[design/flow/constraint.sdc]
create_clock -name core_clock -period 12.2 [get_ports {clk}]
set_input_delay 2.4400 -clock core_clock [delete_from_list [all_inputs] [get_ports {clk}]]
set_output_delay 2.4400 -clock core_clock [all_outputs]
set_load 0.01 [all_outputs]
[design/flow/config.mk]
export PLATFORM = sky130hd
export DESIGN_NAME = mp2
export DESIGN_NICKNAME = mp2
export VERILOG_FILES = /design/flow/design.v
export SDC_FILE = /design/flow/constraint.sdc
export NUM_CORES = 4
export LEC_CHECK = 0
export CAP_MARGIN = 20
export CORE_MARGIN = 2
export CORE_UTILIZATION = 70
export SETUP_SLACK_MARGIN = -0.83
export SLEW_MARGIN = 20
[design/flow/design.v]
module mp2 #(
    parameter CLK_FREQ = 12000000,
    parameter INTERVAL = CLK_FREQ / 360
)(
    input logic clk,
    input logic rst,
    output logic RGB_R,
    output logic RGB_G,
    output logic RGB_B
);
    logic [31:0] counter;
    logic [8:0] hue;
    logic [7:0] pwm_r, pwm_g, pwm_b;
    logic [7:0] pwm_counter;
    always_ff @(posedge clk) begin
        if (rst) begin
            counter <= 0;
            hue <= 0;
        end
        else if (counter >= INTERVAL)
        begin
            counter <= 0;
            hue <= (hue >= 359) ? 0 : hue + 1;
        end
        else
        begin
            counter <= counter + 1;
        end
    end
    always_comb begin
        pwm_r = (hue < 60) ? 255 :
                (hue < 120) ? (255 * (120 - hue) / 60) :
                (hue < 180) ? 0 :
                (hue < 240) ? 0 :
                (hue < 300) ? (255 * (hue - 240) / 60) :
                255;
        pwm_g = (hue < 60) ? (255 * (hue - 0) / 60) :
                (hue < 180) ? 255 :
                (hue < 240) ? (255 * (240 - hue) / 60) :
                0;
        pwm_b = (hue < 120) ? 0 :
                (hue < 180) ? (255 * (hue - 120) / 60) :
                (hue < 300) ? 255 :
                (hue < 360) ? (255 * (360 - hue) / 60) :
                0;
    end
    always_ff @(posedge clk) begin
        if (rst) pwm_counter <= 0;
        else pwm_counter <= pwm_counter + 1;
    end
    assign {RGB_R, RGB_G, RGB_B} = {pwm_counter < pwm_r, pwm_counter < pwm_g, pwm_counter < pwm_b};
endmodule
[design/flow/run.sh]
#!/bin/bash
# the make line also repeats each setting of config.mk as NAME=value (left out here)
make -C /OpenROAD-flow-scripts/flow DESIGN_CONFIG=/design/flow/config.mk WORK_HOME=/design/flow/orfs CLKGATE_MAP_FILE= finish
==> run notes, run 1 <==
run results: Root Buffer=clkbuf_16, post-synth cell types=a little over 100, Max Root-Sink Buffers=2, Dominant comb cell=adder cells, Synth flops=~49, yosys stat cell total=between 2000 and 2500, Adder Share, Synth=a little over two fifths, average cell area after synthesis=a little over 8 um2, I/O Buffers=4, TritonCTS Buffers=5, cts hold-fix bufs=0, Row Count=~58, chip area=0.0271 mm2, synthesized cell area=0.0181 mm2, DP HPWL=roughly 60 mm, aoi share=roughly 21%, Top area cell types=fa_1 25%, ha_1 17%, inv_1 8.8%, dfxtp_1 5.4%, xnor2_1 5.3%, total track usage=between 90% and 100%, async set or reset register ratio after synthesis=0%, Mux area share=under 10%, Post-synth seq share=under 10%, first error=[ERROR GRT-0116] Global routing finished with congestion. Check the congestion regions in the DRC Viewer., Top-area cell share=25.1%, simple share=12.7%, yosys xor share=under 10%, core area=around 0.025 mm2, Synth area leader=fa_1, top cells by count, synth=422 x inv_1, 243 x ha_1, 227 x fa_1, 145 x a21oi_1, 134 x nor2_1, Chip Area, Yosys=about 0.018 mm2, Ys Warns=1, total gr overflow=~1300, starting density of the core=a little under three quarters, number of enable flip-flop cells=0, chip width=165 um, gpl congestion=1.07, I/O pins=5, clk sinks=between 40 and 50, gate count after technology mapping=about 2200, Commonest flop=dfxtp_1, placed cells=between 3000 and 4000, chip height=~160 um, H-tree lvl count=2, status=did not finish, count leader, synth=inv_1, last stage the flow got to=5_1_grt
[per-stage QoR]
stage	cell area (um2)	utilization (%)	setup slack, ns
floorplan	18600	-	-1.38
global placement	23100	91.7	-1.93
detailed placement	23100	91.7	-2.51
CTS	24500	96.8	-1.93
[layer usage]
layer	GRT overflow	global-route usage, %
met3	22	72.9
met5	2	43.8
met4	352	105
met2	917	115
met1	24	84.6
[what timing repair did]
| action | 4_1_cts |
|---|---|
| endpoints found under the setup margin | 3 |
| resized | 170 |
| setup buffers | 48 |
| pin swaps | 90 |
==> inputs of run 2 (changes only) <==
- ABC_AREA: default -> 1
- CELL_PAD_IN_SITES_GLOBAL_PLACEMENT: default -> 1
- CORE_UTILIZATION: 70 -> 35
- CTS_CLUSTER_DIAMETER: default -> 319
- CTS_CLUSTER_SIZE: default -> 100
- PLACE_DENSITY: default -> 0.37
- SETUP_SLACK_MARGIN: -0.83 -> -2.0
- TNS_END_PERCENT: default -> 10
- clock period: 12.2 -> 30.0 ns (I/O delays scaled with it)
==> run notes, run 2 <==
run results: status=no timing/DRC/antenna violations, Worst Hold Class=register to register, hold endpoint=counter[15], I/O Buffers=4 (unchanged), Chip Area, Yosys=0.0184 mm2 (+1.6%), gpl congestion=0.890 (-17%), H-tree lvl count=2 (unchanged), final hold slack=roughly 0.47 ns, post-synth cell types=66 (-35%), clk sinks=49 (unchanged), DR iter-0 viols=roughly 860, Int Pwr=~430 uW, Mux area share=0.170% (-0.86 points), Top area cell types=fa_1 25%, ha_1 17%, inv_1 12%, nand2_1 10%, dfxtp_1 5.3%, crit start category=register, CP startpoint=hue[3], Synth area leader=fa_1, average cell area after synthesis=7.06 um2 (-14%), slowest cell on the critical path=dfxtp_1, Slew headroom=between 20% and 30%, post-DR vias/cell=between 4 and 5, Insertion Delay late pin=around 0.29 ns, Final setup viols=0, worst reg-to-reg path cell count=7, TritonCTS Buffers=5 (unchanged), Top-area cell share=24.7% (-0.41 points), Commonest flop=dfxtp_1, Crit path required time=between 20 and 25 ns, Slew @ Worst Pin=between 1 and 1.5 ns, Max Slew Vio Count=0, comb pwr=~920 uW, slowest stage delay, CP=0.85 ns, Row Count=83 (+43%), total track usage=21.9%, largest net degree at the start of global routing=28, Max VDD drop=43.9 uV, Reg2Reg Setup Slack=26.27 ns, clk_skew=0.00731 ns, Seq pwr share=roughly 6.5%, Worst EP arrival=roughly 14 ns, total gr overflow=0, cts hold-fix bufs=0 (unchanged), Syn-to-layout area delta=5.59%, post-CTS setup buffer count=0 (-100%), Bufs and invs on worst path=11, post_cts resized=0 (-100%), yosys xor share=5.00% (-3.1 points), crit path capture=RGB_B, Ys Warns=1 (unchanged), Synth flops=49 (unchanged), total power=1.05 mW, async set or reset register ratio after synthesis=0% (unchanged), cycle use final=approximately 66%, Cell Pwr Density=between 50 and 60 mW/mm2, endpoints failing hold=0, Max Root-Sink Buffers=2 (unchanged), Crit. End Element=output pin, NetSw=616 uW, Adder Share, Synth=41.3% (-0.68 points), Post-synth seq share=5.34% (-0.088 points), RSZ-0062 raised after global routing=false, total stage count of the critical path=around 78, synthesized cell area=0.0184 mm2 (+1.6%), vias in the first global route=16259, chip width=233 um (+42%), clock share of power=5.6%, simple share=23.4% (+11 points), FF-to-FF Start=hue[3], yosys stat cell total=2605 (+18%), Log Warnings=approximately 70, combinational share of power=between 80% and 90%, number of enable flip-flop cells=0 (unchanged), CTS tree=done, aoi share=11.0% (-9.8 points), chip area=0.0544 mm2 (+100%), post-route cell area=~0.019 mm2, via count=between 15000 and 20000, DR WL/cell=~17 um, clock edge transition at the registers on the reported setup and hold paths=0.07 ns, number of inserted diodes=0, leading power group=combinational cells, r2r endpoint=hue[5], core area=0.0516 mm2 (+100%), Worst path top cell family by delay=simple AND/OR/NAND/NOR gates, WS Path Type=register to output pin, Post-DP Area=0.0193 mm2 (-17%), final wirelength=57.1 mm, Final Critical Period=between 15 and 20 ns, initial antenna violation count=1, Dominant comb cell=adder cells, nets=roughly 3100, Max Cap Violations=0, gate count after technology mapping=2605 (+18%), HP Start=counter[14], Root Buffer=clkbuf_16, Max Fclk=between 0.05 and 0.06 GHz, First-pass DRT Iterations=5, Hold Path Stages=2, remaining antenna violation count after routing=0, leakage=10.4 nW, # DRC=0, critical path fanouts, max=14, P_clk=slightly below 60 uW, power in sequential cells=between 60 and 70 uW, count leader, synth=inv_1, first-pass GRT wire length=approximately 93 mm, top cells by count, synth=601 x inv_1, 513 x nand2_1, 243 x ha_1, 227 x fa_1, 161 x nand3_1, I/O pins=5 (unchanged), starting density of the core=35.6% (-36 points), DP HPWL=50.5 mm (-16%), Switching Fraction=approximately three fifths, Setup TNS=0 ns, CP most frequent cell=nand2_2, chip height=233 um (+42%)
[run 2: layer usage]
metal | GRT usage [%] | part of all wire [%]
met5 | 0 | 0.032
met4 | 2.19 | 0.92
met3 | 0.513 | 2.4
met2 | 36.9 | 46
met1 | 32.2 | 51
[run 2: metrics by stage]
stage	std cells	utilization, %	setup WS, ns
after detailed placement	3283	37.3	10.45
after CTS	3291	37.6	10.12
final	3291	37.6	10.33
after floorplan	2620	-	13.48
after global placement	3283	37.3	10.72
after global routing	3291	37.6	8.93
[run 2: layout make-up]
class                   instances  area (um2)
inverters                     630        2380
repair buffers                 15         123
clock buffers                   5         125
flip-flops and latches         49         981
clock inverters                 3        28.8
fillers                      5622       32200
multi-input cells            1909       14900
well taps                     680         851
==> inputs of run 3 (changes only) <==
- ABC_AREA: 1 -> 0
- CELL_PAD_IN_SITES_GLOBAL_PLACEMENT: 1 -> default
- CORE_ASPECT_RATIO: default -> 1.88
- CORE_MARGIN: 2 -> 8
- CORE_UTILIZATION: 35 -> 72
- CTS_CLUSTER_DIAMETER: 319 -> 244
- CTS_CLUSTER_SIZE: 100 -> 98
- PLACE_DENSITY: 0.37 -> 0.36
- SETUP_SLACK_MARGIN: -2.0 -> -0.58
- TNS_END_PERCENT: 10 -> 5
==> run notes, run 3 <==
run results: status=no timing/DRC/antenna violations, async set or reset register ratio after synthesis=0% (unchanged), remaining antenna violation count after routing=0 (unchanged), Global Route met2 Usage=69.1% (+32 points), Slew headroom=19.5% (-6.4 points), RSZ-0062 raised after global routing=false, Commonest flop=dfxtp_1, post-synth cell types=102 (+55%), Mux area share=1.03% (+0.86 points), clock edge transition at the registers on the reported setup and hold paths=0.08 ns (about the same), core area=0.0247 mm2 (-52%), Insertion Delay late pin=0.31 ns (+0.02 ns), worst reg-to-reg path cell count=7 (unchanged), Util after Layout=75.6% (+38 points), Max Fclk=0.0456 GHz (-10%), Root Buffer=clkbuf_16, Top area cell types=fa_1 25%, ha_1 17%, inv_1 8.8%, dfxtp_1 5.4%, xnor2_1 5.3%, Worst EP arrival=15.94 ns (+2.27 ns), Switching Fraction=57.3% (-1.3 points), clk_skew=0.0117 ns (+0.00439 ns), GR met1 Demand/Resource=36.8% (+4.6 points), crit path capture=RGB_G, count leader, synth=inv_1, nets=2669 (-13%), Max Slew Vio Count=0 (unchanged), Post-synth seq share=5.43% (+0.088 points), Crit. End Element=output pin, total gr overflow=0 (unchanged), FF-to-FF Start=hue[7], total track usage=38.4% (+17 points), post-CTS setup buffer count=0 (unchanged), endpoints failing hold=0 (unchanged), I/O Buffers=4 (unchanged), non-filler cells in the finished layout=2523 (-23%), r2r endpoint=hue[4], initial antenna violation count=0 (-1), Final Critical Period=21.94 ns (+2.27 ns), grt met3 use=9.01% (+8.5 points), post-DR vias/cell=6.62 (+38%), CTS tree=done, total power=1.17 mW (+12%), DR iter-0 viols=1349 (+56%), post_cts resized=0 (unchanged), Hold Path Stages=1 (-1), Max Root-Sink Buffers=2 (unchanged), NetSw=672 uW (+9.1%), gpl congestion=1.12 (+26%), clock share of power=5.3% (-0.3 points), Final setup viols=0 (unchanged), leakage=9.15 nW (-12%), synthesized cell area=0.0181 mm2 (-1.6%), combinational share of power=88.8% (+0.9 points), Row Count=79 (-4.8%), clk sinks=49 (unchanged), chip width=132 um (-44%), Seq pwr share=5.9% (-0.6 points), Max Cap Violations=0 (unchanged), Adder Share, Synth=41.9% (+0.68 points), cycle use final=73.1% (+7.6 points), TritonCTS Buffers=5 (unchanged), WS Path Type=register to output pin, Worst Hold Class=register to register, Log Warnings=70 (unchanged), DP HPWL=47.7 mm (-5.5%), average cell area after synthesis=8.19 um2 (+16%), yosys stat cell total=2207 (-15%), first-pass GRT wire length=91.6 mm (-1.0%), Slew @ Worst Pin=1.20 ns (+0.0877 ns), Dominant comb cell=adder cells, leading power group=combinational cells, largest net degree at the start of global routing=31 (+11%), hold endpoint=pwm_counter[0], crit start category=register, DR WL/cell=23.4 um (+35%), starting density of the core=73.2% (+38 points), First-pass DRT Iterations=7 (+2), power in sequential cells=68.8 uW (+1%), grt peak-use layer=met2, chip height=233 um (about the same), chip area=0.0307 mm2 (-44%), Ys Warns=1 (unchanged), cts hold-fix bufs=0 (unchanged), vias in the first global route=17362 (+6.8%), Crit path required time=24.00 ns (about the same), final wirelength=59.2 mm (+3.5%), critical path fanouts, max=16 (+2), Reg2Reg Setup Slack=26.98 ns (+0.71 ns), H-tree lvl count=2 (unchanged), via count=16700 (+5.5%), Syn-to-layout area delta=3.36%, # DRC=0 (unchanged), comb pwr=1.04 mW (+10%), simple share=12.7% (-11 points), number of enable flip-flop cells=0 (unchanged), Cell Pwr Density=62.7 mW/mm2 (+16%), Int Pwr=500 uW (+15%), total stage count of the critical path=47 (-40%), placed cells=2514 (-23%), Chip Area, Yosys=0.0181 mm2 (-1.6%), I/O pins=5 (unchanged), P_clk=61.9 uW (+5.5%), Synth flops=49 (unchanged), top cells by count, synth=422 x inv_1, 243 x ha_1, 227 x fa_1, 145 x a21oi_1, 134 x nor2_1, Top-area cell share=25.1% (+0.41 points), Setup TNS=0 ns (unchanged), HP Start=pwm_counter[0], Max VDD drop=48.1 uV (+9.6%), slowest stage delay, CP=0.80 ns (-0.05 ns), Synth area leader=fa_1, yosys xor share=8.05% (+3.1 points), Bufs and invs on worst path=6 (-5), gate count after technology mapping=2207 (-15%), slowest cell on the critical path=o22ai_1, aoi share=20.8% (+9.8 points), Worst path top cell family by delay=AND-OR/OR-AND gates, CP startpoint=hue[7]
run 3: metal layers:
layer	up-vias	share of wire (%)
met3	343	8.5
met2	928	50
met1	8016	32
met5	-	0
li1	7413	-
met4	0	9.4
run 3: area by class of cell:
class / instances / area [um2]
multi-input combinational: 1695 / 15400
fill: 1922 / 6020
inverter: 424 / 1590
sequential: 49 / 981
tap: 324 / 405
timing repair buffer: 22 / 175
clock buffer: 5 / 125
clock inverter: 3 / 28.8
antenna: 1 / 2.50
run 3: through the flow:
stage          hold slack (ns)  cell area, um2  setup slack (ns)
2_1_floorplan            0.438           18100             10.83
3_3_place_gp             0.452           18500              9.28
3_5_place_dp             0.484           18500              8.97
4_1_cts                  0.504           18700              8.57
5_1_grt                  0.535           18700              7.09
6_report                 0.519           18700              8.06
==> inputs of run 4 (changes only) <==
- ABC_AREA: 0 -> default
- CORE_ASPECT_RATIO: 1.88 -> default
- CORE_MARGIN: 8 -> 2
- CORE_UTILIZATION: 72 -> 64
- CTS_CLUSTER_DIAMETER: 244 -> default
- CTS_CLUSTER_SIZE: 98 -> default
- PLACE_DENSITY: 0.36 -> default
- SETUP_SLACK_MARGIN: -0.58 -> 5.0
- TNS_END_PERCENT: 5 -> default
- clock period: 30.0 -> 20.3 ns (I/O delays scaled with it)
==> run notes, run 4 <==
run results: status=no timing/DRC/antenna violations, via count=17347 (+3.9%), Util after Layout=79.4% (+3.8 points), # DRC=0 (unchanged), critical path fanouts, max=7 (-9), comb pwr=1.90 mW (+83%), Max Slew Vio Count=0 (unchanged), Post-DP Area=0.0190 mm2 (+2.4%), synthesized cell area=0.0181 mm2 (unchanged), post-route cell area=0.0221 mm2 (+18%), core area=0.0278 mm2 (+12%), hold endpoint=counter[15], Hold Path Stages=2 (+1), chip height=172 um (-26%), initial antenna violation count=0 (unchanged), Reg2Reg Setup Slack=17.53 ns (-9.45 ns), CP startpoint=hue[1], async set or reset register ratio after synthesis=0% (unchanged), Top-area cell share=25.1% (unchanged), yosys xor share=8.05% (unchanged), Synth flops=49 (unchanged), number of inserted diodes=0 (-1), Root Buffer=clkbuf_16, top cells by count, synth=422 x inv_1, 243 x ha_1, 227 x fa_1, 145 x a21oi_1, 134 x nor2_1, Post-synth seq share=5.43% (unchanged), total power=2.08 mW (+78%), slowest cell on the critical path=fa_2, largest net degree at the start of global routing=31 (unchanged), Int Pwr=917 uW (+83%), CP most frequent cell=buf_4, total track usage=38.3% (-0.099 points), total gr overflow=0 (unchanged), Commonest flop=dfxtp_1, Slew @ Worst Pin=1.02 ns (-0.177 ns), clock share of power=4.0% (-1.3 points), simple share=12.7% (unchanged), Chip Area, Yosys=0.0181 mm2 (unchanged), TritonCTS Buffers=5 (unchanged), WS Path Type=register to output pin, Crit path required time=16.24 ns (-7.76 ns), I/O Buffers=4 (unchanged), cycle use final=79.3% (+6.1 points), Dominant comb cell=adder cells, slowest stage delay, CP=0.52 ns (-0.28 ns), chip width=172 um (+31%), Max Fclk=slightly above 0.06 GHz, Cell Pwr Density=94.4 mW/mm2 (+51%), remaining antenna violation count after routing=0 (unchanged), Final setup viols=0 (unchanged), first-pass GRT wire length=88.1 mm (-3.8%), Max Root-Sink Buffers=2 (unchanged), RSZ-0062 raised after global routing=true, Final Critical Period=16.09 ns, I/O pins=5 (unchanged), HP Start=counter[15], Synth area leader=fa_1, FF-to-FF Start=counter[1], Mux area share=1.03% (unchanged), gate count after technology mapping=2207 (unchanged), Worst path top cell family by delay=AND-OR/OR-AND gates, clk_skew=0.00989 ns (-0.00182 ns), post-synth cell types=102 (unchanged), gpl congestion=0.984 (-12%), Switching Fraction=56.0% (-1.4 points), endpoints failing hold=0 (unchanged), power in sequential cells=101 uW (+47%), yosys stat cell total=2207 (unchanged), DR WL/cell=21.2 um (-9.7%), Adder Share, Synth=41.9% (unchanged), Syn-to-layout area delta=22.0%, DP HPWL=43.2 mm (-9.3%), final wirelength=57.9 mm (-2.1%), chip area=0.0296 mm2 (-3.5%), Slew headroom=31.1% (+12 points), Insertion Delay late pin=0.29 ns (-0.02 ns), number of enable flip-flop cells=0 (unchanged), crit start category=register, combinational share of power=91.2% (+2.4 points), CTS tree=done, clk sinks=49 (unchanged), worst reg-to-reg path cell count=12 (+5), leading power group=combinational cells, leakage=10.4 nW (+13%), average cell area after synthesis=8.19 um2 (unchanged), Row Count=61 (-23%), DR iter-0 viols=1767 (+31%), Log Warnings=72 (+2.9%), Bufs and invs on worst path=13 (+7), starting density of the core=65.1% (-8.1 points), nets=2831 (+6.1%), First-pass DRT Iterations=6 (-1), Worst Hold Class=register to register, Max Cap Violations=0 (unchanged), post-DR vias/cell=6.34 (-4.3%), crit path capture=RGB_B, Setup TNS=0 ns (unchanged), clock edge transition at the registers on the reported setup and hold paths=0.07 ns (about the same), Max VDD drop=124 uV (+160%), Top area cell types=fa_1 25%, ha_1 17%, inv_1 8.8%, dfxtp_1 5.4%, xnor2_1 5.3%, Seq pwr share=4.8% (-1.1 points), P_clk=83.1 uW (+34%), total stage count of the critical path=52 (+11%), Crit. End Element=output pin, aoi share=20.8% (unchanged), NetSw=1.16 mW (+73%), Ys Warns=1 (unchanged), count leader, synth=inv_1, Worst EP arrival=12.03 ns (-3.91 ns), H-tree lvl count=2 (unchanged), final hold slack=0.506 ns (-0.0136 ns), vias in the first global route=16687 (-3.9%), r2r endpoint=hue[8]
run 4: per-layer routing:
| metal | wire (um) | track usage, % |
|---|---|---|
| met2 | 26500 | 62.8 |
| met5 | 0 | 0 |
| met4 | 3480 | 17.2 |
| met3 | 5390 | 6.43 |
| met1 | 22500 | 49.9 |
run 4: per-stage QoR:
stage,instances,setup slack [ns]
after floorplan,2222,5.00
after global placement,2564,2.26
after detailed placement,2564,1.87
after CTS,2689,4.57
after global routing,2738,3.85
final,2738,4.21
run 4: area by class of cell:
| class | instances | area [um2] |
|---|---|---|
| multi-input combinational | 1696 | 17200 |
| fill | 1946 | 5720 |
| inverter | 424 | 1640 |
| timing repair buffer | 183 | 1550 |
| sequential | 49 | 1010 |
| tap | 378 | 473 |
| clock buffer | 5 | 125 |
| clock inverter | 3 | 25.0 |
run 4: timing repair:
action                     4_1_cts  5_1_grt
setup endpoints to repair        3        3
buffers inserted               116       48
pin swaps                       87       87
gates cloned                     1        1
gates resized                  202      126
hold buffers                     0        0
==> inputs of run 5 (changes only) <==
- ABC_AREA: default -> 0
- CAP_MARGIN: 20 -> 0
- CELL_PAD_IN_SITES_DETAIL_PLACEMENT: default -> 1
- CELL_PAD_IN_SITES_GLOBAL_PLACEMENT: default -> 0
- CORE_UTILIZATION: 64 -> 23
- CTS_CLUSTER_SIZE: default -> 55
- GPL_ROUTABILITY_DRIVEN: default -> 0
- MAX_ROUTING_LAYER: default -> met4
- MIN_ROUTING_LAYER: default -> met1
- PLACE_DENSITY: default -> 0.48
- SETUP_SLACK_MARGIN: 5.0 -> 4.62
- SLEW_MARGIN: 20 -> 35
- TNS_END_PERCENT: default -> 85
- clock period: 20.3 -> 25.3 ns (I/O delays scaled with it)
==> run notes, run 5 <==
run results: power in sequential cells=81.3 uW (-20%), Chip Area, Yosys=0.0181 mm2 (unchanged), grt met3 use=0.939% (-5.5 points), grt peak-use layer=met2, P_clk=71.2 uW (-14%), H-tree lvl count=2 (unchanged), Top-area cell share=25.1% (unchanged), clock share of power=4.9% (+0.9 points), yosys xor share=8.05% (unchanged), non-filler cells in the finished layout=3247 (+19%), placed cells=3235 (+26%), Hold Path Stages=2 (unchanged), Ys Warns=1 (unchanged), Commonest flop=dfxtp_1, Insertion Delay late pin=0.31 ns (+0.02 ns), comb pwr=1.30 mW (-32%), total gr overflow=0 (unchanged), leading power group=combinational cells, leakage=9.23 nW (-11%), CP startpoint=hue[5], GR met1 Demand/Resource=20.3% (-30 points), Bufs and invs on worst path=6 (-7), count leader, synth=inv_1, initial antenna violation count=0 (unchanged), final hold slack=0.479 ns (-0.0264 ns), clock edge transition at the registers on the reported setup and hold paths=0.08 ns (about the same), nets=2678 (-5.4%), Max Root-Sink Buffers=2 (unchanged), Root Buffer=clkbuf_16, worst reg-to-reg path cell count=12 (unchanged), # DRC=0 (unchanged), status=no timing/DRC/antenna violations, number of inserted diodes=0 (unchanged), DP HPWL=50.2 mm (+16%), Switching Fraction=59.0% (+3.1 points), FF+latch area=985 um2 (-2.7%), critical path fanouts, max=17 (+10), Final setup viols=0 (unchanged), first-pass GRT wire length=93.5 mm (+6.1%), CTS tree=done, synthesized cell area=0.0181 mm2 (unchanged), CP most frequent cell=inv_1, async set or reset register ratio after synthesis=0% (unchanged), Max VDD drop=60.9 uV (-51%), cts hold-fix bufs=0 (unchanged), largest net degree at the start of global routing=31 (unchanged), Worst Hold Class=register to register, aoi share=20.8% (unchanged), Seq pwr share=5.6% (+0.8 points), hold endpoint=counter[15], Slew @ Worst Pin=0.951 ns (-0.0707 ns), chip width=284 um (+65%), Final Critical Period=around 20 ns, Reg2Reg Setup Slack=22.42 ns (+4.89 ns), clk_skew=0.0154 ns (+0.00551 ns), Max Fclk=~0.051 GHz, NetSw=855 uW (-27%), starting density of the core=23.3% (-42 points), WS Path Type=register to output pin, total track usage=14.9% (-23 points), TritonCTS Buffers=5 (unchanged), FF-to-FF Start=counter[1], post-synth cell types=102 (unchanged), Setup TNS=0 ns (unchanged), clk sinks=49 (unchanged), HP Start=counter[15], Worst path top cell family by delay=AND-OR/OR-AND gates, total stage count of the critical path=45 (-13%), endpoints failing hold=0 (unchanged), Max Cap Violations=0 (unchanged), Cell Pwr Density=73.5 mW/mm2 (-22%), post-DR vias/cell=4.79 (-24%), First-pass DRT Iterations=6 (unchanged), Post-synth seq share=5.43% (unchanged), Synth flops=49 (unchanged), via count=15542 (-10%), Row Count=102 (+67%), DR iter-0 viols=898 (-49%), final wirelength=58.7 mm (+1.3%), Syn-to-layout area delta=9.09%, crit start category=register, DR WL/cell=18.1 um (-15%), # fillers=9408 (+380%), slowest cell on the critical path=dfxtp_2, crit path capture=RGB_G, Top area cell types=fa_1 25%, ha_1 17%, inv_1 8.8%, dfxtp_1 5.4%, xnor2_1 5.3%, chip area=0.0809 mm2 (+170%), Log Warnings=68 (-5.6%), top cells by count, synth=422 x inv_1, 243 x ha_1, 227 x fa_1, 145 x a21oi_1, 134 x nor2_1, simple share=12.7% (unchanged), I/O Buffers=4 (unchanged), Mux area share=1.03% (unchanged), Adder Share, Synth=41.9% (unchanged), Synth area leader=fa_1, Max Slew Vio Count=0 (unchanged), Crit. End Element=output pin, r2r endpoint=hue[8], vias in the first global route=16180 (-3.0%), Slew headroom=35.9% (+4.8 points), cycle use final=77.6% (-1.7 points), yosys stat cell total=2207 (unchanged), RSZ-0062 raised after global routing=false, Int Pwr=594 uW (-35%), combinational share of power=89.5% (-1.7 points), chip height=284 um (+65%), Dominant comb cell=adder cells, Crit path required time=20.24 ns (+4.00 ns), logic area=0.0154 mm2 (-10%), number of enable flip-flop cells=0 (unchanged), core area=0.0776 mm2 (+180%), slowest stage delay, CP=0.68 ns (+0.16 ns), I/O pins=5 (unchanged), Global Route met2 Usage=24.2% (-39 points), Worst EP arrival=14.57 ns (+2.54 ns), remaining antenna violation count after routing=0 (unchanged), average cell area after synthesis=8.19 um2 (unchanged), gate count after technology mapping=2207 (unchanged)
==> run 5: metal layers <==
layer  routed length (um)  vias up
li1                     -     7406
met1                28100     7799
met2                27100      286
met3                 2180       51
met4                 1330        0
met5                    0        -
==> run 5: metrics by stage <==
| step | utilization, % | setup slack (ns) | total power [mW] | cell area, um2 |
|---|---|---|---|---|
| 3_3_place_gp | 25.1 | 5.22 | 1.36 | 19400 |
| 2_1_floorplan | - | 7.07 | 0.975 | 18100 |
| 3_5_place_dp | 25.1 | 5.10 | 1.37 | 19500 |
| 5_1_grt | 25.4 | 4.67 | 1.62 | 19700 |
| 6_report | 25.4 | 5.67 | 1.45 | 19700 |
| 4_1_cts | 25.3 | 4.73 | 1.45 | 19600 |
==> run 5: repair_timing <==
action,CTS,global route
setup endpoints to repair,0,3
resized,0,10
setup buffers,0,4
==> run 5: final cells by class <==
cell class                      count  share of cell area (%)
Multi-Input combinational cell   1695                    78.3
Timing Repair Buffer               31                    1.23
Sequential cell                    49                    4.99
Clock buffer                        5                   0.634
Tap cell                         1040                    6.60
Inverter                          424                    8.09
Clock inverter                      3                   0.127
==> inputs of run 6 (changes only) <==
- ABC_AREA: 0 -> 1
- CAP_MARGIN: 0 -> 40
- CELL_PAD_IN_SITES_DETAIL_PLACEMENT: 1 -> default
- CELL_PAD_IN_SITES_GLOBAL_PLACEMENT: 0 -> default
- CORE_ASPECT_RATIO: default -> 0.5
- CORE_UTILIZATION: 23 -> 72
- CTS_CLUSTER_DIAMETER: default -> 397
- CTS_CLUSTER_SIZE: 55 -> 94
- GPL_ROUTABILITY_DRIVEN: 0 -> default
- MAX_ROUTING_LAYER: met4 -> default
- MIN_ROUTING_LAYER: met1 -> default
- PLACE_DENSITY: 0.48 -> 0.42
- SETUP_SLACK_MARGIN: 4.62 -> 2.94
- SLEW_MARGIN: 35 -> 20
- TNS_END_PERCENT: 85 -> 10
- clock period: 25.3 -> 12.8 ns (I/O delays scaled with it)
==> run notes, run 6 <==
run results: status=did not finish, last stage the flow got to=5_1_grt, first error=[ERROR GRT-0116] Global routing finished with congestion. Check the congestion regions in the DRC Viewer., Dominant comb cell=adder cells, Synth flops=49 (unchanged), Adder Share, Synth=41.3% (-0.68 points), total track usage=a little under three fifths, Synth area leader=fa_1, Mux area share=0.170% (-0.86 points), total gr overflow=2, number of enable flip-flop cells=0 (unchanged), top cells by count, synth=601 x inv_1, 513 x nand2_1, 243 x ha_1, 227 x fa_1, 161 x nand3_1, average cell area after synthesis=7.06 um2 (-14%), simple share=23.4% (+11 points), TritonCTS Buffers=5 (unchanged), Top area cell types=fa_1 25%, ha_1 17%, inv_1 12%, nand2_1 10%, dfxtp_1 5.3%, Post-DP Area=0.0220 mm2 (+13%), chip height=117 um (-59%), Ys Warns=1 (unchanged), yosys stat cell total=2605 (+18%), post-synth cell types=66 (-35%), Commonest flop=dfxtp_1, chip area=0.0269 mm2 (-67%), yosys xor share=5.00% (-3.1 points), starting density of the core=73.1% (+50 points), Root Buffer=clkbuf_16, count leader, synth=inv_1, gate count after technology mapping=2605 (+18%), Max Root-Sink Buffers=2 (unchanged), aoi share=11.0% (-9.8 points), I/O pins=5 (unchanged), Top-area cell share=24.7% (-0.41 points), clk sinks=49 (unchanged), Row Count=41 (-60%), H-tree lvl count=2 (unchanged), gpl congestion=about 1.1, synthesized cell area=0.0184 mm2 (+1.6%), Post-synth seq share=5.34% (-0.088 points), Chip Area, Yosys=0.0184 mm2 (+1.6%), worst slack at placement=-1.17 ns (-6.28 ns), I/O Buffers=4 (unchanged), core area=0.0251 mm2 (-68%), chip width=230 um (-19%), DP HPWL=52.3 mm (+4.3%), async set or reset register ratio after synthesis=0% (unchanged)
## run 6: what timing repair did
action                     4_1_cts
hold endpoints to repair         0
setup buffers                   25
setup endpoints to repair        3
resized                        151
pin swaps                       78
hold buffers                     0
## run 6: metrics by stage
stage	power [mW]	std cells	setup TNS [ns]	hold WS, ns	utilization (%)
4_1_cts	3.48	3372	-2.16	0.474	91.3
3_3_place_gp	3.04	3339	-1.95	0.448	87.6
3_5_place_dp	3.19	3339	-3.41	0.466	87.6
2_1_floorplan	1.81	2620	0	0.433	-
## run 6: per-layer routing
| layer | track usage, % | overflow |
|---|---|---|
| met3 | 26.2 | 0 |
| met2 | 84.4 | 2 |
| met5 | 3.30 | 0 |
| met4 | 41.1 | 0 |
| met1 | 61.5 | 0 |
==> inputs of run 7 (changes only) <==
- ABC_AREA: 1 -> default
- CAP_MARGIN: 40 -> 20
- CORE_ASPECT_RATIO: 0.5 -> default
- CORE_UTILIZATION: 72 -> 70
- CTS_CLUSTER_DIAMETER: 397 -> default
- CTS_CLUSTER_SIZE: 94 -> default
- PLACE_DENSITY: 0.42 -> default
- SETUP_SLACK_MARGIN: 2.94 -> -0.89
- TNS_END_PERCENT: 10 -> default
- clock period: 12.8 -> 12.4 ns (I/O delays scaled with it)
==> run notes, run 7 <==
run results: status=did not finish, last stage the flow got to=5_1_grt, first error=[ERROR GRT-0116] Global routing finished with congestion. Check the congestion regions in the DRC Viewer., I/O Buffers=4 (unchanged), number of enable flip-flop cells=0 (unchanged), post-synth cell types=102 (+55%), Dominant comb cell=adder cells, chip height=165 um (+41%), core area=0.0253 mm2 (+0.47%), total gr overflow=about 1300, Synth flops=49 (unchanged), starting density of the core=71.6% (-1.5 points), Root Buffer=clkbuf_16, placed cells=3075 (-7.9%), Mux area share=1.03% (+0.86 points), Top area cell types=fa_1 25%, ha_1 17%, inv_1 8.8%, dfxtp_1 5.4%, xnor2_1 5.3%, TritonCTS Buffers=5 (unchanged), Max Root-Sink Buffers=2 (unchanged), async set or reset register ratio after synthesis=0% (unchanged), H-tree lvl count=2 (unchanged), simple share=12.7% (-11 points), Commonest flop=dfxtp_1, Post-DP Area=0.0231 mm2 (+5.0%), Row Count=58 (+41%), clk sinks=49 (unchanged), aoi share=20.8% (+9.8 points), synthesized cell area=0.0181 mm2 (-1.6%), count leader, synth=inv_1, yosys xor share=8.05% (+3.1 points), yosys stat cell total=2207 (-15%), Ys Warns=1 (unchanged), Top-area cell share=25.1% (+0.41 points), I/O pins=5 (unchanged), cts hold-fix bufs=0 (unchanged), chip area=0.0271 mm2 (+0.87%), gate count after technology mapping=2207 (-15%), gpl congestion=1.08 (+1.4%), Post-synth seq share=5.43% (+0.088 points), chip width=165 um (-28%), total track usage=roughly 92%, DP HPWL=60.2 mm (+15%), Synth area leader=fa_1, Chip Area, Yosys=0.0181 mm2 (-1.6%), average cell area after synthesis=8.19 um2 (+16%), top cells by count, synth=422 x inv_1, 243 x ha_1, 227 x fa_1, 145 x a21oi_1, 134 x nor2_1, Adder Share, Synth=41.9% (+0.68 points)
run 7: through the flow:
stage	power [mW]	setup slack, ns	hold WS (ns)
floorplan	2.08	-1.22	0.438
global placement	3.20	-1.78	0.457
detailed placement	3.46	-2.47	0.483
CTS	3.93	-1.83	0.529
run 7: timing repair:
| item | CTS |
|---|---|
| setup buffers | 54 |
| pin swaps | 83 |
| setup endpoints to repair | 3 |
| gates resized | 189 |
run 7: metal layers:
metal	GRT overflow	global-route usage, %
met1	16	83.9
met4	282	102
met3	23	72.7
met2	954	116
met5	2	43.0
==> inputs of run 8 (changes only) <==
- CTS_CLUSTER_DIAMETER: default -> 203
- CTS_CLUSTER_SIZE: default -> 76
- MAX_ROUTING_LAYER: default -> met4
- PLACE_DENSITY: default -> 0.65
- SETUP_SLACK_MARGIN: -0.89 -> 4.17
- clock period: 12.4 -> 16.3 ns (I/O delays scaled with it)
==> run notes, run 8 <==
run results: post-DR vias/cell=~7.2, Dominant comb cell=adder cells, initial antenna violation count=6, Top-area cell share=25.1% (unchanged), Post-synth seq share=5.43% (unchanged), Worst Hold Class=register to register, crit start category=register, chip width=165 um (unchanged), count leader, synth=inv_1, total gr overflow=0, final wirelength=75.9 mm, critical path fanouts, max=7, Row Count=58 (unchanged), Final setup viols=0, Crit. End Element=output pin, Slew @ Worst Pin=around 1.1 ns, slowest stage delay, CP=between 0.6 and 0.7 ns, synthesized cell area=0.0181 mm2 (unchanged), total track usage=between 40 and 50%, Setup TNS=0 ns, Cell Pwr Density=between 100 and 150 mW/mm2, final hold slack=0.571 ns, H-tree lvl count=2 (unchanged), chip area=0.0271 mm2 (unchanged), endpoints failing hold=0, yosys xor share=8.05% (unchanged), First-pass DRT Iterations=13, P_clk=108 uW, Worst EP arrival=around 12 ns, clk sinks=49 (unchanged), NetSw=about 1.7 mW, DP HPWL=45.7 mm (-24%), Util after Layout=between 80% and 90%, clk_skew=0.0141 ns, slowest cell on the critical path=fa_1, Switching Fraction=between 50 and 60%, Mux area share=1.03% (unchanged), Int Pwr=roughly 1.3 mW, vias in the first global route=approximately 19000, HP Start=counter[15], Max Root-Sink Buffers=2 (unchanged), Max Slew Vio Count=0, remaining antenna violation count after routing=0, clock share of power=under 10%, r2r endpoint=hue[8], # fillers=~1200, Crit path required time=approximately 13 ns, chip height=165 um (unchanged), I/O pins=5 (unchanged), Max VDD drop=around 290 uV, worst slack at placement=0.110 ns (+2.58 ns), Worst path top cell family by delay=AND-OR/OR-AND gates, Ys Warns=1 (unchanged), cycle use final=between 90% and 100%, Synth flops=49 (unchanged), top cells by count, synth=422 x inv_1, 243 x ha_1, 227 x fa_1, 145 x a21oi_1, 134 x nor2_1, status=no timing/DRC/antenna violations, async set or reset register ratio after synthesis=0% (unchanged), Top area cell types=fa_1 25%, ha_1 17%, inv_1 8.8%, dfxtp_1 5.4%, xnor2_1 5.3%, CP startpoint=hue[5], DR WL/cell=between 20 and 30 um, post-synth cell types=102 (unchanged), Synth area leader=fa_1, Commonest flop=dfxtp_1, DR iter-0 viols=approximately 3600, post-route cell area=about 0.022 mm2, total power=just under 3 mW, Reg2Reg Setup Slack=about 13 ns, FF-to-FF Start=counter[1], setup slack after layout=between 0.5 and 0.6 ns, starting density of the core=71.6% (unchanged), non-filler cells in the finished layout=~2700, Adder Share, Synth=41.9% (unchanged), yosys stat cell total=2207 (unchanged), RSZ-0062 raised after global routing=true, Max Fclk=0.0635 GHz, Insertion Delay late pin=0.31 ns, leading power group=combinational cells, average cell area after synthesis=8.19 um2 (unchanged), hold endpoint=counter[15], Root Buffer=clkbuf_16, number of enable flip-flop cells=0 (unchanged), via count=about 20000, Chip Area, Yosys=0.0181 mm2 (unchanged), # DRC=0, leakage=around 11 nW, combinational share of power=just over 90%, aoi share=20.8% (unchanged), largest net degree at the start of global routing=30, simple share=12.7% (unchanged), Seq pwr share=4.3%, power in sequential cells=between 100 and 150 uW, nets=about 2900, Bufs and invs on worst path=12, worst reg-to-reg path cell count=12, CTS tree=done, Slew headroom=26.1%, placed cells=2559 (-17%), gate count after technology mapping=2207 (unchanged), Hold Path Stages=2, Final Critical Period=roughly 16 ns, WS Path Type=register to output pin, comb pwr=2.70 mW, Post-DP Area=0.0192 mm2 (-17%), Max Cap Violations=0, crit path capture=RGB_G, Log Warnings=approximately 74, clock edge transition at the registers on the reported setup and hold paths=~0.08 ns, total stage count of the critical path=approximately 50, TritonCTS Buffers=5 (unchanged), Syn-to-layout area delta=22.6%, core area=0.0253 mm2 (unchanged), gpl congestion=1.00 (-7.5%), first-pass GRT wire length=101 mm, I/O Buffers=4 (unchanged)
## run 8: cell type report
class	instances	area [um2]	area share (%)
multi-input combinational	1695	17100	77.0
timing repair buffer	227	1880	8.46
inverter	424	1640	7.39
sequential	49	1010	4.56
tap	330	413	1.86
clock buffer	5	125	0.564
clock inverter	3	21.3	0.0959
antenna	6	15.0	0.0677
## run 8: routing by layer
metal  GRT usage [%]  up-vias  part of all wire, %
li1                -     7845                    -
met1            55.8     9136                   32
met2            77.8     1935                   42
met3            14.9      883                   15
met4            32.6        0                   11
met5               -        -                    0
## run 8: timing repair
| item | in CTS | in global routing |
|---|---|---|
| buffers inserted | 119 | 46 |
| pin swaps | 99 | 75 |
| hold buffers | 0 | 0 |
| cloned | 0 | 1 |
| endpoints found under the setup margin | 3 | 3 |
| hold endpoints to repair | 0 | 0 |
| resized | 219 | 83 |
==> inputs of run 9 (changes only) <==
- ABC_AREA: default -> 1
- CELL_PAD_IN_SITES_GLOBAL_PLACEMENT: default -> 3
- CORE_MARGIN: 2 -> 7
- CORE_UTILIZATION: 70 -> 35
- CTS_CLUSTER_DIAMETER: 203 -> 319
- CTS_CLUSTER_SIZE: 76 -> 100
- MAX_ROUTING_LAYER: met4 -> default
- PLACE_DENSITY: 0.65 -> default
- SETUP_SLACK_MARGIN: 4.17 -> default
- TNS_END_PERCENT: default -> 5
- clock period: 16.3 -> 30.0 ns (I/O delays scaled with it)
==> run notes, run 9 <==
run results: Slew @ Worst Pin=1.06 ns (-0.0435 ns), Crit. End Element=output pin, chip area=0.0591 mm2 (+120%), DR iter-0 viols=896 (-75%), # DRC=0 (unchanged), cycle use final=65.7% (-31 points), clock edge transition at the registers on the reported setup and hold paths=0.08 ns (about the same), Synth area leader=fa_1, Dominant comb cell=adder cells, DP HPWL=50.4 mm (+10%), RSZ-0062 raised after global routing=false, Adder Share, Synth=41.3% (-0.68 points), Synth flops=49 (unchanged), Cell Pwr Density=54.8 mW/mm2 (-59%), top cells by count, synth=601 x inv_1, 513 x nand2_1, 243 x ha_1, 227 x fa_1, 161 x nand3_1, vias in the first global route=16127 (-14%), Row Count=83 (+43%), largest net degree at the start of global routing=28 (-6.7%), First-pass DRT Iterations=5 (-8), crit start category=register, FF-to-FF Start=hue[3], starting density of the core=35.6% (-36 points), comb pwr=935 uW (-65%), core area=0.0516 mm2 (+100%), CP most frequent cell=nand2_2, remaining antenna violation count after routing=0 (unchanged), final wirelength=56.9 mm (-25%), average cell area after synthesis=7.06 um2 (-14%), Slew headroom=28.8% (+2.6 points), I/O Buffers=4 (unchanged), clock share of power=5.7% (+2.0 points), gate count after technology mapping=2605 (+18%), Worst Hold Class=register to register, Mux area share=0.170% (-0.86 points), Ys Warns=1 (unchanged), Util after Layout=37.6% (-50 points), post-CTS setup buffer count=0 (-100%), total stage count of the critical path=78 (+59%), gpl congestion=0.872 (-13%), WS Path Type=register to output pin, post-DR vias/cell=4.84 (-33%), synthesized cell area=0.0184 mm2 (+1.6%), Root Buffer=clkbuf_16, Top area cell types=fa_1 25%, ha_1 17%, inv_1 12%, nand2_1 10%, dfxtp_1 5.3%, simple share=23.4% (+11 points), CTS tree=done, worst slack at placement=10.54 ns (+10.43 ns), Insertion Delay late pin=0.30 ns (about the same), Setup TNS=0 ns (unchanged), H-tree lvl count=2 (unchanged), Worst EP arrival=13.71 ns (+1.22 ns), Post-synth seq share=5.34% (-0.088 points), I/O pins=5 (unchanged), combinational share of power=87.9% (-4.1 points), crit path capture=RGB_B, Switching Fraction=59.0% (+1.9 points), leakage=10.4 nW (-0.94%), Seq pwr share=6.4% (+2.1 points), NetSw=627 uW (-63%), Max Slew Vio Count=0 (unchanged), Final setup viols=0 (unchanged), Hold Path Stages=1 (-1), critical path fanouts, max=14 (+7), HP Start=counter[0], Worst path top cell family by delay=simple AND/OR/NAND/NOR gates, Max VDD drop=37.4 uV (-87%), setup slack after layout=10.29 ns (+9.74 ns), Log Warnings=70 (-5.4%), power in sequential cells=68.1 uW (-46%), Bufs and invs on worst path=14 (+2), post_cts resized=0 (-100%), r2r endpoint=hue[5], total track usage=19.0% (-31 points), number of enable flip-flop cells=0 (unchanged), Reg2Reg Setup Slack=26.28 ns (+13.62 ns), aoi share=11.0% (-9.8 points), Crit path required time=24.00 ns (+10.96 ns), post-synth cell types=66 (-35%), Int Pwr=436 uW (-65%), nets=3083 (+7.3%), number of inserted diodes=0 (-6), CP startpoint=hue[3], Chip Area, Yosys=0.0184 mm2 (+1.6%), Final Critical Period=between 15 and 20 ns, yosys stat cell total=2605 (+18%), Syn-to-layout area delta=5.63%, slowest cell on the critical path=dfxtp_1, DR WL/cell=17.3 um (-38%), clk_skew=0.00841 ns (-0.00568 ns), total gr overflow=0 (unchanged), clk sinks=49 (unchanged), chip height=243 um (+48%), yosys xor share=5.00% (-3.1 points), cts hold-fix bufs=0 (unchanged), Max Cap Violations=0 (unchanged), chip width=243 um (+48%), hold endpoint=counter[0], first-pass GRT wire length=90.7 mm (-10%), initial antenna violation count=0 (-6), slowest stage delay, CP=0.85 ns (+0.17 ns), Max Root-Sink Buffers=2 (unchanged), TritonCTS Buffers=5 (unchanged), Commonest flop=dfxtp_1, async set or reset register ratio after synthesis=0% (unchanged), P_clk=60.5 uW (-44%), status=no timing/DRC/antenna violations, worst reg-to-reg path cell count=7 (-5), endpoints failing hold=0 (unchanged), leading power group=combinational cells, Top-area cell share=24.7% (-0.41 points), via count=15946 (-19%), Max Fclk=a little over 0.05 GHz, count leader, synth=inv_1
[run 9: layout make-up]
| class | count | area, um2 |
|---|---|---|
| Multi-Input combinational cell | 1909 | 14900 |
| Sequential cell | 49 | 981 |
| Inverter | 630 | 2380 |
| Tap cell | 680 | 851 |
| Fill cell | 5539 | 32200 |
| Clock inverter | 3 | 28.8 |
| Timing Repair Buffer | 16 | 130 |
| Clock buffer | 5 | 125 |
[run 9: per-stage QoR]
step	std cells	total power [mW]	area, um2	hold WS (ns)
finish	3292	1.06	19400	0.471
global route	3292	1.21	19400	0.491
CTS	3292	1.08	19400	0.475
detailed placement	3284	1.01	19300	0.456
global placement	3284	1.02	19300	0.452
floorplan	2620	0.754	18400	0.433
[run 9: layer usage]
metal  track usage (%)  wire (um)
met5                 0          0
met1              27.2      28300
met3             0.626       1300
met4              2.33        609
met2              32.7      26600
==> inputs of run 10 (changes only) <==
- CELL_PAD_IN_SITES_GLOBAL_PLACEMENT: 3 -> 2
- CORE_MARGIN: 7 -> 2
- CORE_UTILIZATION: 35 -> 68
- CTS_CLUSTER_DIAMETER: 319 -> 56
- CTS_CLUSTER_SIZE: 100 -> 14
- GPL_ROUTABILITY_DRIVEN: default -> 0
- HOLD_SLACK_MARGIN: default -> 0.14
- PLACE_DENSITY_LB_ADDON: default -> 0.02
- SETUP_SLACK_MARGIN: default -> 0.32
- SLEW_MARGIN: 20 -> 5
- TNS_END_PERCENT: 5 -> 45
==> run notes, run 10 <==
run results: status=did not finish, last stage the flow got to=3_1_place_gp_skip_io, first error=[ERROR FLW-0024] Place density exceeds 1.0 (current PLACE_DENSITY_LB_ADDON =  0.02). Please check if the value of  PLACE_DENSITY_LB_ADDON is between 0 and 0.99., chip area=0.0284 mm2 (-52%), Mux area share=0.170% (unchanged), average cell area after synthesis=7.06 um2 (unchanged), Dominant comb cell=adder cells, number of enable flip-flop cells=0 (unchanged), Synth area leader=fa_1, yosys stat cell total=2605 (unchanged), Post-synth seq share=5.34% (unchanged), core area=0.0267 mm2 (-48%), Ys Warns=1 (unchanged), post-synth cell types=66 (unchanged), Top area cell types=fa_1 25%, ha_1 17%, inv_1 12%, nand2_1 10%, dfxtp_1 5.3%, Synth flops=49 (unchanged), aoi share=11.0% (unchanged), async set or reset register ratio after synthesis=0% (unchanged), Chip Area, Yosys=0.0184 mm2 (unchanged), starting density of the core=68.8% (+33 points), count leader, synth=inv_1, simple share=23.4% (unchanged), Adder Share, Synth=41.3% (unchanged), chip width=168 um (-31%), chip height=168 um (-31%), Top-area cell share=24.7% (unchanged), Commonest flop=dfxtp_1, Row Count=60 (-28%), top cells by count, synth=601 x inv_1, 513 x nand2_1, 243 x ha_1, 227 x fa_1, 161 x nand3_1, yosys xor share=5.00% (unchanged), synthesized cell area=0.0184 mm2 (unchanged), gate count after technology mapping=2605 (unchanged)
==> inputs of run 11 (changes only) <==
- CELL_PAD_IN_SITES_DETAIL_PLACEMENT: default -> 1
- CELL_PAD_IN_SITES_GLOBAL_PLACEMENT: 2 -> 1
- CORE_UTILIZATION: 68 -> 48
- CTS_CLUSTER_DIAMETER: 56 -> default
- CTS_CLUSTER_SIZE: 14 -> default
- GPL_ROUTABILITY_DRIVEN: 0 -> default
- HOLD_SLACK_MARGIN: 0.14 -> default
- MAX_ROUTING_LAYER: default -> met5
- PLACE_DENSITY: default -> 0.93
- PLACE_DENSITY_LB_ADDON: 0.02 -> default
- SETUP_SLACK_MARGIN: 0.32 -> default
- SLEW_MARGIN: 5 -> 25
- TNS_END_PERCENT: 45 -> default
- clock period: 30.0 -> 21.2 ns (I/O delays scaled with it)
==> run notes, run 11 <==
run results: I/O pins=5, Row Count=71 (+18%), number of inserted diodes=0, Syn-to-layout area delta=4.38%, Root Buffer=clkbuf_16, chip area=0.0399 mm2 (+41%), worst reg-to-reg path cell count=7, slowest cell on the critical path=dfxtp_1, Worst path top cell family by delay=simple AND/OR/NAND/NOR gates, Synth area leader=fa_1, yosys stat cell total=2605 (unchanged), Max Slew Vio Count=0, top cells by count, synth=601 x inv_1, 513 x nand2_1, 243 x ha_1, 227 x fa_1, 161 x nand3_1, Setup TNS=0 ns, total stage count of the critical path=81, status=no timing/DRC/antenna violations, Max Cap Violations=0, post-route cell area=between 0.015 and 0.02 mm2, Post-DP Area=~0.019 mm2, Mux area share=0.170% (unchanged), post-DR vias/cell=around 5.6, First-pass DRT Iterations=5, r2r endpoint=hue[5], average cell area after synthesis=7.06 um2 (unchanged), simple share=23.4% (unchanged), endpoints failing hold=0, Worst Hold Class=register to register, Chip Area, Yosys=0.0184 mm2 (unchanged), Adder Share, Synth=41.3% (unchanged), Bufs and invs on worst path=12, H-tree lvl count=2, Post-synth seq share=5.34% (unchanged), hold endpoint=counter[0], clk sinks=49, Seq pwr share=6.1%, gate count after technology mapping=2605 (unchanged), Util after Layout=about half, count leader, synth=inv_1, placed cells=~3100, Final Critical Period=about 18 ns, synthesized cell area=0.0184 mm2 (unchanged), Commonest flop=dfxtp_1, comb pwr=1.40 mW, Ys Warns=1 (unchanged), clk_skew=around 0.0075 ns, chip width=200 um (+19%), crit path capture=RGB_B, yosys xor share=5.00% (unchanged), CP startpoint=hue[3], cycle use final=between 80% and 90%, CTS tree=done, HP Start=counter[0], Max Root-Sink Buffers=2, Reg2Reg Setup Slack=17.36 ns, combinational share of power=between 80% and 90%, CP most frequent cell=nand2_1, total gr overflow=0, Top area cell types=fa_1 25%, ha_1 17%, inv_1 12%, nand2_1 10%, dfxtp_1 5.3%, Insertion Delay late pin=about 0.30 ns, Synth flops=49 (unchanged), via count=roughly 17000, FF-to-FF Start=hue[3], I/O Buffers=4, total track usage=between 30 and 40%, Slew headroom=roughly two fifths, async set or reset register ratio after synthesis=0% (unchanged), leakage=about 10 nW, leading power group=combinational cells, WS Path Type=register to output pin, P_clk=roughly 84 uW, post-CTS setup buffer count=0, remaining antenna violation count after routing=0, DR WL/cell=~20 um, Worst EP arrival=14.06 ns, starting density of the core=48.8% (-20 points), post_cts resized=0, Int Pwr=630 uW, cts hold-fix bufs=0, core area=0.0377 mm2 (+41%), Crit path required time=between 15 and 20 ns, aoi share=11.0% (unchanged), nets=roughly 3000, Crit. End Element=output pin, largest net degree at the start of global routing=28, gpl congestion=about 1, Slew @ Worst Pin=a little over 0.9 ns, first-pass GRT wire length=99.9 mm, NetSw=around 950 uW, Log Warnings=68, RSZ-0062 raised after global routing=false, Max Fclk=roughly 0.055 GHz, DP HPWL=between 50 and 60 mm, initial antenna violation count=1, DR iter-0 viols=between 900 and 1000, non-filler cells in the finished layout=roughly 3100, chip height=200 um (+19%), Cell Pwr Density=just over 80 mW/mm2, Max VDD drop=60.4 uV, clock edge transition at the registers on the reported setup and hold paths=about 0.08 ns, clock share of power=under 10%, crit start category=register, number of enable flip-flop cells=0 (unchanged), total power=between 1.5 and 2 mW, Switching Fraction=60.1%, power in sequential cells=96.5 uW, TritonCTS Buffers=5, final wirelength=roughly 62 mm, slowest stage delay, CP=0.86 ns, critical path fanouts, max=14, Dominant comb cell=adder cells, Hold Path Stages=1, Top-area cell share=24.7% (unchanged), post-synth cell types=66 (unchanged), vias in the first global route=19560, Final setup viols=0, # DRC=0
[run 11: area by class of cell]
cell class | count | area, um2
Clock inverter | 3 | 25.0
Inverter | 630 | 2380
Clock buffer | 5 | 125
Sequential cell | 49 | 981
Multi-Input combinational cell | 1909 | 14900
Tap cell | 511 | 639
Timing Repair Buffer | 14 | 115
Fill cell | 5019 | 18500
[run 11: per-layer routing]
| layer | vias to the layer above | global-route usage [%] | part of all wire, % | routed length, um |
|---|---|---|---|---|
| met2 | 534 | 58.4 | 50 | 30700 |
| met4 | 2 | 14.2 | 4.9 | 3040 |
| met3 | 189 | 3.39 | 5.1 | 3130 |
| li1 | 8081 | - | - | - |
| met1 | 8662 | 37.7 | 40 | 24600 |
| met5 | - | 0 | 0.019 | 12 |
[run 11: stage by stage]
stage          setup slack (ns)  hold WS, ns
3_5_place_dp               3.50        0.480
4_1_cts                    3.10        0.503
5_1_grt                    1.88        0.518
3_3_place_gp               4.27        0.449
2_1_floorplan              6.44        0.433
6_report                   2.90        0.492
==> inputs of run 12 (changes only) <==
- ABC_AREA: 1 -> 0
- CELL_PAD_IN_SITES_DETAIL_PLACEMENT: 1 -> default
- CELL_PAD_IN_SITES_GLOBAL_PLACEMENT: 1 -> default
- CORE_ASPECT_RATIO: default -> 1.43
- CORE_MARGIN: 2 -> 3
- CORE_UTILIZATION: 48 -> 44
- CTS_CLUSTER_DIAMETER: default -> 378
- CTS_CLUSTER_SIZE: default -> 80
- MIN_ROUTING_LAYER: default -> met2
- PLACE_DENSITY: 0.93 -> default
- PLACE_DENSITY_LB_ADDON: default -> 0.26
- SETUP_SLACK_MARGIN: default -> -0.43
- SLEW_MARGIN: 25 -> 20
- clock period: 21.2 -> 12.9 ns (I/O delays scaled with it)
==> run notes, run 12 <==
run results: starting density of the core=44.6% (-4.2 points), CTS tree=done, Util after Layout=62.7% (+12 points), WS Path Type=register to output pin, RSZ-0062 raised after global routing=true, Row Count=88 (+24%), I/O Buffers=4 (unchanged), setup slack after layout=-1.51 ns (-4.41 ns), endpoints failing hold=0 (unchanged), simple share=12.7% (-11 points), final wirelength=66.5 mm (+8.0%), total stage count of the critical path=52 (-36%), worst reg-to-reg path cell count=12 (+5), clock edge transition at the registers on the reported setup and hold paths=0.08 ns (about the same), Worst Hold Class=register to register, Ys Warns=1 (unchanged), r2r endpoint=hue[0], Worst path top cell family by delay=AND-OR/OR-AND gates, initial antenna violation count=1 (unchanged), clock share of power=3.2% (-2.1 points), number of enable flip-flop cells=0 (unchanged), total track usage=44.2% (+12 points), Max Fclk=~0.069 GHz, first-pass GRT wire length=103 mm (+2.9%), Bufs and invs on worst path=12 (unchanged), hold endpoint=counter[15], chip width=176 um (-12%), CP startpoint=hue[2], # DRC=0 (unchanged), gpl congestion=1.04 (+5.4%), comb pwr=3.91 mW (+180%), leakage=12.5 nW (+20%), Max Cap Violations=0 (unchanged), Chip Area, Yosys=0.0181 mm2 (-1.6%), Mux area share=1.03% (+0.86 points), power in sequential cells=158 uW (+64%), DP HPWL=54.2 mm (+2.2%), leading power group=combinational cells, Slew headroom=26.0% (-12 points), # fillers=3669 (-27%), average cell area after synthesis=8.19 um2 (+16%), chip area=0.0436 mm2 (+9.4%), H-tree lvl count=2 (unchanged), remaining antenna violation count after routing=0 (unchanged), HP Start=counter[15], critical path fanouts, max=5 (-9), Top area cell types=fa_1 25%, ha_1 17%, inv_1 8.8%, dfxtp_1 5.4%, xnor2_1 5.3%, slowest stage delay, CP=0.55 ns (-0.31 ns), Final Critical Period=14.41 ns, Reg2Reg Setup Slack=9.82 ns (-7.54 ns), Worst EP arrival=11.83 ns (-2.23 ns), cycle use final=112% (+25 points), Seq pwr share=3.8% (-2.3 points), core area=0.0405 mm2 (+7.6%), Adder Share, Synth=41.9% (+0.68 points), Synth area leader=fa_1, I/O pins=5 (unchanged), gate count after technology mapping=2207 (-15%), DR iter-0 viols=5596 (+480%), aoi share=20.8% (+9.8 points), Cell Pwr Density=166 mW/mm2 (+100%), Insertion Delay late pin=0.30 ns (about the same), slowest cell on the critical path=fa_1, status=failed layout checks, yosys stat cell total=2207 (-15%), P_clk=135 uW (+61%), nets=3293 (+6.9%), Root Buffer=clkbuf_16, via count=25602 (+47%), layout check faults=negative setup slack, DR WL/cell=19.8 um (+0.19%), Crit. End Element=output pin, clk sinks=49 (unchanged), crit path capture=RGB_R, synthesized cell area=0.0181 mm2 (-1.6%), combinational share of power=93.0% (+4.4 points), Int Pwr=2.03 mW (+220%), Max Root-Sink Buffers=2 (unchanged), FF-to-FF Start=counter[1], TritonCTS Buffers=5 (unchanged), Hold Path Stages=2 (+1), post-DR vias/cell=7.61 (+36%), Log Warnings=71 (+4.4%), largest net degree at the start of global routing=30 (+7.1%), count leader, synth=inv_1, Post-synth seq share=5.43% (+0.088 points), Max Slew Vio Count=0 (unchanged), yosys xor share=8.05% (+3.1 points), Max VDD drop=190 uV (+210%), cts hold-fix bufs=0 (unchanged), chip height=248 um (+24%), top cells by count, synth=422 x inv_1, 243 x ha_1, 227 x fa_1, 145 x a21oi_1, 134 x nor2_1, NetSw=2.17 mW (+130%), async set or reset register ratio after synthesis=0% (unchanged), Final setup viols=3 (+3), Dominant comb cell=adder cells, First-pass DRT Iterations=13 (+8), final hold slack=0.477 ns (-0.0146 ns), Synth flops=49 (unchanged), CP most frequent cell=fa_1, Switching Fraction=51.7% (-8.4 points), Crit path required time=10.32 ns (-6.64 ns), crit start category=register, clk_skew=0.0113 ns (+0.00379 ns), Commonest flop=dfxtp_1, total gr overflow=0 (unchanged), Syn-to-layout area delta=40.4%, vias in the first global route=27934 (+43%), Slew @ Worst Pin=1.10 ns (+0.184 ns), post-synth cell types=102 (+55%), Top-area cell share=25.1% (+0.41 points)
[run 12: stage by stage]
stage / power, mW / area [um2] / worst slack (ns) / setup TNS (ns) / std cells
after floorplan: 2.00 / 18600 / -0.822 / -2.15 / 2222
after global placement: 3.35 / 23500 / -1.68 / -4.86 / 3300
after detailed placement: 3.39 / 23500 / -1.79 / -5.16 / 3300
after CTS: 3.72 / 24500 / -1.10 / -3.26 / 3334
after global routing: 4.53 / 25400 / -1.95 / -5.81 / 3362
final: 4.20 / 25400 / -1.51 / -4.36 / 3364
[run 12: area by class of cell]
cell class	instances	area [um2]	share of cell area [%]
Clock inverter	3	21.3	0.0838
Antenna cell	2	5.00	0.0197
Timing Repair Buffer	645	4930	19.4
Clock buffer	5	125	0.493
Inverter	424	1630	6.40
Tap cell	540	676	2.66
Multi-Input combinational cell	1696	17000	67.0
Sequential cell	49	1010	3.96
[run 12: per-layer routing]
layer / vias up / global-route usage [%] / part of all wire (%)
met5: - / 14.0 / 0.90
li1: 8604 / - / -
met2: 6800 / 58.0 / 51
met4: 24 / 9.01 / 14
met3: 1072 / 53.2 / 34
met1: 9102 / - / 0
[run 12: what timing repair did]
action | CTS | global route
setup buffers | 28 | 34
endpoints found under the setup margin | 3 | 3
pin swaps | 75 | 85
gates cloned | 2 | 0
resized | 144 | 135
==> inputs of run 13 (changes only) <==
- CAP_MARGIN: 20 -> 15
- CELL_PAD_IN_SITES_DETAIL_PLACEMENT: default -> 1
- CELL_PAD_IN_SITES_GLOBAL_PLACEMENT: default -> 2
- CORE_ASPECT_RATIO: 1.43 -> default
- CORE_MARGIN: 3 -> 2
- CORE_UTILIZATION: 44 -> 23
- CTS_CLUSTER_DIAMETER: 378 -> default
- CTS_CLUSTER_SIZE: 80 -> 52
- HOLD_SLACK_MARGIN: default -> 0.29
- MAX_ROUTING_LAYER: met5 -> default
- MIN_ROUTING_LAYER: met2 -> met1
- PLACE_DENSITY_LB_ADDON: 0.26 -> 0.02
- SETUP_SLACK_MARGIN: -0.43 -> 4.62
- TNS_END_PERCENT: default -> 85
- clock period: 12.9 -> 25.3 ns (I/O delays scaled with it)
==> run notes, run 13 <==
run results: status=no timing/DRC/antenna violations, # DRC=0 (unchanged), yosys xor share=8.05% (unchanged), Post-synth seq share=5.43% (unchanged), slowest cell on the critical path=xnor2_1, leading power group=combinational cells, synthesized cell area=0.0181 mm2 (unchanged), first-pass GRT wire length=111 mm (+8.2%), Crit. End Element=output pin, Log Warnings=68 (-4.2%), P_clk=69.5 uW (-49%), core area=0.0776 mm2 (+92%), largest net degree at the start of global routing=31 (+3.3%), Util after Layout=25.6% (-37 points), Top area cell types=fa_1 25%, ha_1 17%, inv_1 8.8%, dfxtp_1 5.4%, xnor2_1 5.3%, clk_skew=0.00975 ns (-0.00159 ns), Seq pwr share=5.5% (+1.7 points), number of enable flip-flop cells=0 (unchanged), post-DR vias/cell=4.72 (-38%), post-synth cell types=102 (unchanged), crit start category=register, Worst Hold Class=register to register, leakage=9.28 nW (-26%), Worst path top cell family by delay=AND-OR/OR-AND gates, Top-area cell share=25.1% (unchanged), gpl congestion=0.801 (-23%), async set or reset register ratio after synthesis=0% (unchanged), Max VDD drop=61.1 uV (-68%), Root Buffer=clkbuf_16, Final setup viols=0 (-3), starting density of the core=23.3% (-21 points), Reg2Reg Setup Slack=22.26 ns (+12.44 ns), Ys Warns=1 (unchanged), clock edge transition at the registers on the reported setup and hold paths=0.07 ns (about the same), total power=1.49 mW (-65%), number of inserted diodes=0 (-2), Crit path required time=20.24 ns (+9.92 ns), hold endpoint=counter[15], Bufs and invs on worst path=4 (-8), worst slack at placement=4.68 ns (+6.47 ns), RSZ-0062 raised after global routing=false, Syn-to-layout area delta=9.67%, CP most frequent cell=fa_1, cycle use final=77.7% (-34 points), r2r endpoint=hue[8], Cell Pwr Density=75.0 mW/mm2 (-55%), Max Root-Sink Buffers=2 (unchanged), crit path capture=RGB_G, post_cts resized=3 (-98%), Worst EP arrival=14.59 ns (+2.76 ns), via count=15364 (-40%), Adder Share, Synth=41.9% (unchanged), FF-to-FF Start=counter[1], average cell area after synthesis=8.19 um2 (unchanged), Hold Path Stages=2 (unchanged), simple share=12.7% (unchanged), I/O Buffers=4 (unchanged), NetSw=882 uW (-59%), total gr overflow=0 (unchanged), final wirelength=72.3 mm (+8.8%), DR iter-0 viols=707 (-87%), nets=2688 (-18%), critical path fanouts, max=11 (+6), total track usage=18.1% (-26 points), Switching Fraction=59.3% (+7.6 points), Final Critical Period=approximately 20 ns, chip height=284 um (+14%), initial antenna violation count=2 (+1), total stage count of the critical path=44 (-15%), TritonCTS Buffers=5 (unchanged), Synth area leader=fa_1, Synth flops=49 (unchanged), final hold slack=0.475 ns (-0.00186 ns), Commonest flop=dfxtp_1, Dominant comb cell=adder cells, WS Path Type=register to output pin, post-CTS setup buffer count=0 (-100%), DR WL/cell=22.2 um (+12%), Max Slew Vio Count=0 (unchanged), gate count after technology mapping=2207 (unchanged), Slew headroom=22.4% (-3.5 points), Row Count=102 (+16%), chip width=284 um (+62%), cts hold-fix bufs=0 (unchanged), endpoints failing hold=0 (unchanged), Mux area share=1.03% (unchanged), vias in the first global route=17050 (-39%), Slew @ Worst Pin=1.15 ns (+0.0484 ns), Max Fclk=just over 0.05 GHz, Max Cap Violations=0 (unchanged), First-pass DRT Iterations=5 (-8), setup slack after layout=5.65 ns (+7.16 ns), top cells by count, synth=422 x inv_1, 243 x ha_1, 227 x fa_1, 145 x a21oi_1, 134 x nor2_1, power in sequential cells=81.4 uW (-48%), comb pwr=1.34 mW (-66%), CTS tree=done, worst reg-to-reg path cell count=12 (unchanged), remaining antenna violation count after routing=0 (unchanged), slowest stage delay, CP=0.84 ns (+0.29 ns), HP Start=counter[15], yosys stat cell total=2207 (unchanged), Chip Area, Yosys=0.0181 mm2 (unchanged), Insertion Delay late pin=0.31 ns (about the same), DP HPWL=62.8 mm (+16%), combinational share of power=89.9% (-3.1 points), Int Pwr=605 uW (-70%), H-tree lvl count=2 (unchanged), count leader, synth=inv_1, aoi share=20.8% (unchanged), clk sinks=49 (unchanged), chip area=0.0809 mm2 (+85%), I/O pins=5 (unchanged), Setup TNS=0 ns (+4.36 ns), clock share of power=4.7% (+1.5 points), CP startpoint=hue[1]
[run 13: layout make-up]
class	count	area (um2)
inverters	424	1590
repair buffers	41	318
multi-input cells	1695	15500
clock buffers	5	125
clock inverters	3	21.3
flip-flops and latches	49	982
well taps	1040	1300
fillers	9282	57800
[run 13: metrics by stage]
step                      instances  instance area (um2)
final                          3257                19800
after global routing           3257                19800
after detailed placement       3249                19600
after CTS                      3257                19700
after global placement         3249                19600
after floorplan                2222                18100
[run 13: layer usage]
layer / part of all wire [%] / global-route usage, % / vias to the layer above
li1: - / - / 7429
met1: 51 / 26.5 / 7818
met2: 47 / 30.7 / 103
met3: 0.92 / 0.353 / 14
met4: 0.70 / 1.91 / 0
met5: 0 / 0 / -
Power figures rest on the tool's default switching activity, not on a simulated workload.
